Setup of build 43:
// Classic_Pong_Top
module Classic_Pong_Top (
    input clk_i,
    input rst_i,
    input UART_RX_i,
    input sw1_i,
    input sw2_i,
    input sw3_i,
    input sw4_i,
    output VGA_Hsync_o,
    output VGA_Vsync_o,
    output VGA_Red_0_o,
    output VGA_Red_1_o,
    output VGA_Red_2_o,
    output VGA_Grn_0_o,
    output VGA_Grn_1_o,
    output VGA_Grn_2_o,
    output VGA_Blu_0_o,
    output VGA_Blu_1_o,
    output VGA_Blu_2_o
);
    parameter CLKS_PER_BIT = 217;
    parameter VIDEO_WIDTH = 3;  
    parameter TOTAL_COLS = 800;
    parameter TOTAL_ROWS = 525;
    parameter ACTIVE_COLS = 640;
    parameter ACTIVE_ROWS = 480;
    wire [VIDEO_WIDTH-1:0] Red_Video_Pong_w, Red_Video_Porch_w;
    wire [VIDEO_WIDTH-1:0] Grn_Video_Pong_w, Grn_Video_Porch_w;
    wire [VIDEO_WIDTH-1:0] Blu_Video_Pong_w, Blu_Video_Porch_w;
    wire rx_dv_w;
    UART_RX #(.CLKS_PER_BIT(CLKS_PER_BIT)) UART_RX_Inst
    (
        .clk_i(clk_i),
        .rst_i(rst_i),
        .rx_serial_i(UART_RX_i),
        .rx_dv_o(rx_dv_w),
        .rx_byte_o()
    );
    wire Hsync_w, Vsync_w;
    VGA_Sync_Pulse #( 
        .TOTAL_COLS(TOTAL_COLS),
        .TOTAL_ROWS(TOTAL_ROWS),
        .ACTIVE_COLS(ACTIVE_COLS),
        .ACTIVE_ROWS(ACTIVE_ROWS) 
    ) VGA_Sync_Inst (
        .clk_i(clk_i),
        .rst_i(rst_i),
        .Hsync_o(Hsync_w),
        .Vsync_o(Vsync_w),
        .col_count_o(),
        .row_count_o()
    );
    wire sw1_w, sw2_w, sw3_w, sw4_w;
    Debounced_Switch sw_1 (
        .clk_i(clk_i),
        .rst_i(rst_i),
  ...
Size in the first run: roughly 310 flip-flops, ~18000 um^2 of cells after synthesis.
export LEC_CHECK = 0
export ABC_AREA = 1
export CAP_MARGIN = 15
export CORE_MARGIN = 2
export CORE_UTILIZATION = 65
export CTS_CLUSTER_DIAMETER = 285
export PLACE_DENSITY = 0.6
export SLEW_MARGIN = 20
create_clock -name core_clock -period 12.2 [get_ports {clk_i}]
run.sh (not shown) runs the stock make flow with config.mk's settings and CLKGATE_MAP_FILE=.
The following lists how build 71 was set up differently from build 43:
Settings: ABC_AREA: 1 -> unset; CAP_MARGIN: 15 -> 20; CORE_UTILIZATION: 65 -> 64; CTS_CLUSTER_DIAMETER: 285 -> unset; PLACE_DENSITY: 0.6 -> unset; the clock period (ns, I/O delays scaled along): 12.2 -> 19.4.
### Flow results
Comparing build 43 and build 71, the lower count of clock-buffer cells in the layout is on build 71. The first element of the critical path comes out VGA_Sync_Porch_Inst.blu_video_o[1] in one run and rst_i in the other, namely in build 43 and build 71 respectively. Build 71 vs. build 43: placed wire-length estimate has decreased; die area shrank by about 9%; number of stages on the worst hold path decreased 1.
What build 12 does differently from build 71 at the input level:
Settings: PLACE_DENSITY: unset -> 0.6; the clock period (ns, I/O delays scaled along): 19.4 -> 9.56.
Findings:
- Build 12 vs. build 71: remaining max-slew budget at the tightest pin went down by 1.4 points.
- Capture point of the critical path: Pong_Top_Inst.Ball_Inst.Ball_Y_o[5] -> build 12, Pong_Top_Inst.P2_Inst.Paddle_Count_r[21] -> build 71
- Diff build 71 -> build 12: maximum fanout count along the critical path down 27; proportion of power drawn by combinational gates barely changed.
- Post-layout worst setup margin, build 12 and build 71: smaller value in build 12
- Of build 12 and build 71, the run reporting the higher core utilization was build 12.
- Compared with build 71, the router placed more vias in build 12.
- Of build 12 and build 71, build 71 shows the lower post-route fraction of the period consumed by the critical path, with build 12 above it.
#### Input delta (build 88 over build 12)
Settings: CORE_UTILIZATION: 64 -> 72; SETUP_SLACK_MARGIN: unset -> 1.58; PLACE_DENSITY: 0.6 -> unset; the clock period (ns, I/O delays scaled along): 9.56 -> 5.31.
==> results <==
Build 88: full flow OK, the timing, design-rule and antenna checks passed
Build 12: done, clean on timing, DRC and antenna
Total power (build 88 vs. build 12) increases by more than half
Estimated wirelength of the detail-placed design was higher in build 88 than in build 12.
Build 88 contains more vias than build 12.
Cell area reported after detailed placement across build 88 and build 12: no real change.
What build 88 reported for first-iteration DRC count has to be multiplied by 0.74 to get the figure for build 12.
Per the comparison of build 88 with build 12, final clock period utilization by the worst path +28 points; routed wire length level.
Sort build 88 and build 12 by internal power component, descending, and build 88 comes first.


## build 35
Classic_Pong_Top again, from the RTL that the note above started with.
Settings: LEC_CHECK=0, CAP_MARGIN=40, CORE_ASPECT_RATIO=1.4, CORE_MARGIN=4, CORE_UTILIZATION=40, CTS_CLUSTER_SIZE=79, GPL_TIMING_DRIVEN=1, MIN_ROUTING_LAYER=met1, PLACE_DENSITY_LB_ADDON=0.27, SLEW_MARGIN=40, TNS_END_PERCENT=5; clock period 5.27 ns.
No stage failed in build 35, and the final checks on the layout all came back clean.
> inputs changed (build 35 -> build 85)
- GPL_TIMING_DRIVEN no longer set, was 1
- CORE_ASPECT_RATIO no longer set, was 1.4
- CTS_CLUSTER_SIZE now 77, was 79
- PLACE_DENSITY_LB_ADDON no longer set, was 0.27
- CORE_MARGIN now 2, was 4
- MIN_ROUTING_LAYER no longer set, was met1
- SLEW_MARGIN now 20, was 40
- TNS_END_PERCENT no longer set, was 5
- the clock period (ns, I/O delays scaled along) now 40.0, was 5.27
Findings:
Compared with build 35, in build 85 first-pass GRT wire length held steady, instance area at placement held steady.
[compare] base=build 35 new=build 85: cell count saw little to no change; sequential portion of the cell area about even.
Summary of build 85 over build 35: critical path required time grew by 34.69 ns; number of ordinary and repair buffers in the finished layout grew by 4; switching portion of total power held steady; routed length per placed instance shrank by 0.50%.
The run showing the smaller total die area is build 85.
Build 35 vs build 85, critical path startpoint: Pong_Top_Inst.Ball_Inst.Ball_Y_o[4]$_SDFFE_PP0N_ vs rst_i
Build 85 against build 35; die outline height is down by more than 10%.
Against build 35, final HPWL from detailed placement in build 85 fell by a few percent.
> inputs changed (build 85 -> build 22)
- a deleted CTS_CLUSTER_SIZE that had been 77
- a change of CAP_MARGIN from 40 to 20
- an added PLACE_DENSITY of 0.6
- a change of the clock period (ns, I/O delays scaled along) from 40.0 to 12.1
--- outcome ---
Higher total number of cells along the worst setup path among build 85 and build 22: build 85
Relative slew slack in build 22 vs build 85: down 14 points
Final wirelength of build 85 is on par with build 22.
Per the comparison of build 22 with build 85, final-layout worst hold slack neither gained nor lost much, utilization neither gained nor lost much, non-clock buffer count lost 4, reg-to-reg setup timing slack lost 27.97 ns, design area neither gained nor lost much.
Build 85 → build 22: setup slack after layout moved down; growth of design area from synthesis to finish level.
The inputs of build 29 differ from those of build 22 as listed below.
- clearing PLACE_DENSITY, which used to be 0.6
- swapping 40 for 66 in CORE_UTILIZATION
- swapping 12.1 for 10.9 in the clock period (ns, I/O delays scaled along)
## What came out
Diff build 22 -> build 29: clock power went up about 9%, number of CTS-inserted buffers went down 5.4%, post-layout instance count excluding filler cells went down 206.
diff inputs: build 29 => build 32
- putting ABC_AREA at 1 where nothing was set
- swapping 66 for 72 in CORE_UTILIZATION
- swapping 10.9 for 5.45 in the clock period (ns, I/O delays scaled along)
==> results <==
From build 29 to build 32 the numbers moved as follows: simple logic cell fraction of the synthesized area went up 8.4 points, maximum single-stage delay on the critical path down 0.02 ns, yosys stat chip area rose by 12%.
Build 29 has a higher adder and majority cell fraction of the synthesized area than build 32.
Utilization came out higher on build 32 than on build 29.
Relative to build 29, fraction of area in non-clock buffers has gone down in build 32.
Compared build 32 vs build 29, and worst hold slack is down in build 32.
Compared to build 29, the router laid down more metal wire for build 32.
Total chip power on build 32 is behind build 29.
Build 32 went all the way through the flow, and no timing, DRC or antenna check failed.
Measured against each other, build 29 and build 32 differ in slew at the pin closest to its max-slew limit, the lower figure coming from build 32.


Starting RTL as in the previous note.
## Classic_Pong_Top
module Classic_Pong_Top (
    input clk_i,
    input rst_i,
    input UART_RX_i,
    input sw1_i,
    input sw2_i,
    input sw3_i,
    input sw4_i,
    output VGA_Hsync_o,
    output VGA_Vsync_o,
    output VGA_Red_0_o,
    output VGA_Red_1_o,
    output VGA_Red_2_o,
    output VGA_Grn_0_o,
    output VGA_Grn_1_o,
    output VGA_Grn_2_o,
    output VGA_Blu_0_o,
    output VGA_Blu_1_o,
    output VGA_Blu_2_o
);
clock: 5.44 ns
lec_check: 0
abc_area: 1
cap_margin: 15
cell_pad_in_sites_global_placement: 0
core_margin: 2
core_utilization: 72
cts_cluster_diameter: 380
cts_cluster_size: 15
gpl_routability_driven: 0
hold_slack_margin: 0.07
min_routing_layer: met1
place_density_lb_addon: 0.02
setup_slack_margin: -0.14
slew_margin: 20
tns_end_percent: 70
The baseline completed without violations.
==> next run, changes <==
Settings changed: CAP_MARGIN 15 to 20, CELL_PAD_IN_SITES_GLOBAL_PLACEMENT 0 to not set, CTS_CLUSTER_DIAMETER 380 to 364, GPL_TIMING_DRIVEN set to 0, HOLD_SLACK_MARGIN 0.07 to not set, MIN_ROUTING_LAYER met1 to not set, SETUP_SLACK_MARGIN -0.14 to not set, TNS_END_PERCENT 70 to not set.
Clock period 5.44 ns to 5.31 ns, I/O delays scaled along.
After rerunning:
- global-route usage came out higher by 1.9 points
- total power increases by 3.1%
- register-to-register slack loses 400 ps
- setup slack got worse by 400 ps
==> next run, changes <==
Settings changed: CORE_ASPECT_RATIO set to 1.34, CTS_CLUSTER_DIAMETER 364 to not set, CTS_CLUSTER_SIZE 15 to 10, GPL_ROUTABILITY_DRIVEN 0 to not set, GPL_TIMING_DRIVEN 0 to not set, PLACE_DENSITY set to 0.6, PLACE_DENSITY_LB_ADDON 0.02 to not set, SETUP_SLACK_MARGIN set to 1.51.
The new run went through all stages and came out clean; final area hardly moves; first-iteration DRC count drops by 28%; cell count drops by 1.7%; wire length drops by 3.9%; via count drops by 2.6%; setup slack improves by 330 ps; combinational power drops by about 10%; clock-buffer cell count climbs by 14.
==> next run, changes <==
Settings changed: CORE_ASPECT_RATIO 1.34 to not set, CTS_CLUSTER_SIZE 10 to 71, PLACE_DENSITY 0.6 to not set, PLACE_DENSITY_LB_ADDON set to 0.01, SETUP_SLACK_MARGIN 1.51 to -0.14.
Outcome: Setup slack loses 36 ps; wire length hardly moves; global-route usage increases by 0.58 points; sequential power hardly moves; maximum frequency decreases slightly; via count hardly moves; worst hold slack barely changes; synthesized area stays the same; synthesized cell count stays the same; cell count increases slightly.
==> next run, changes <==
Settings changed: ABC_AREA 1 to not set, CTS_CLUSTER_SIZE 71 to not set, SETUP_SLACK_MARGIN -0.14 to 1.57.
Register-to-register slack is worse by 550 ps.
Worst hold slack improves by 18 ps.
Routed wire length shrinks by about a fifth.
Combinational power falls by roughly a tenth.
Core utilization increases by 1.3 points.
Final cell count drops by a quarter to a third.
Setup slack got worse by 550 ps.
Non-clock buffer count is unchanged.
Global-route usage is lower by 3.5 points.
Count of clock-buffer cells in the layout fell by 3.
Power figures rest on the tool's default switching activity, not on a simulated workload.
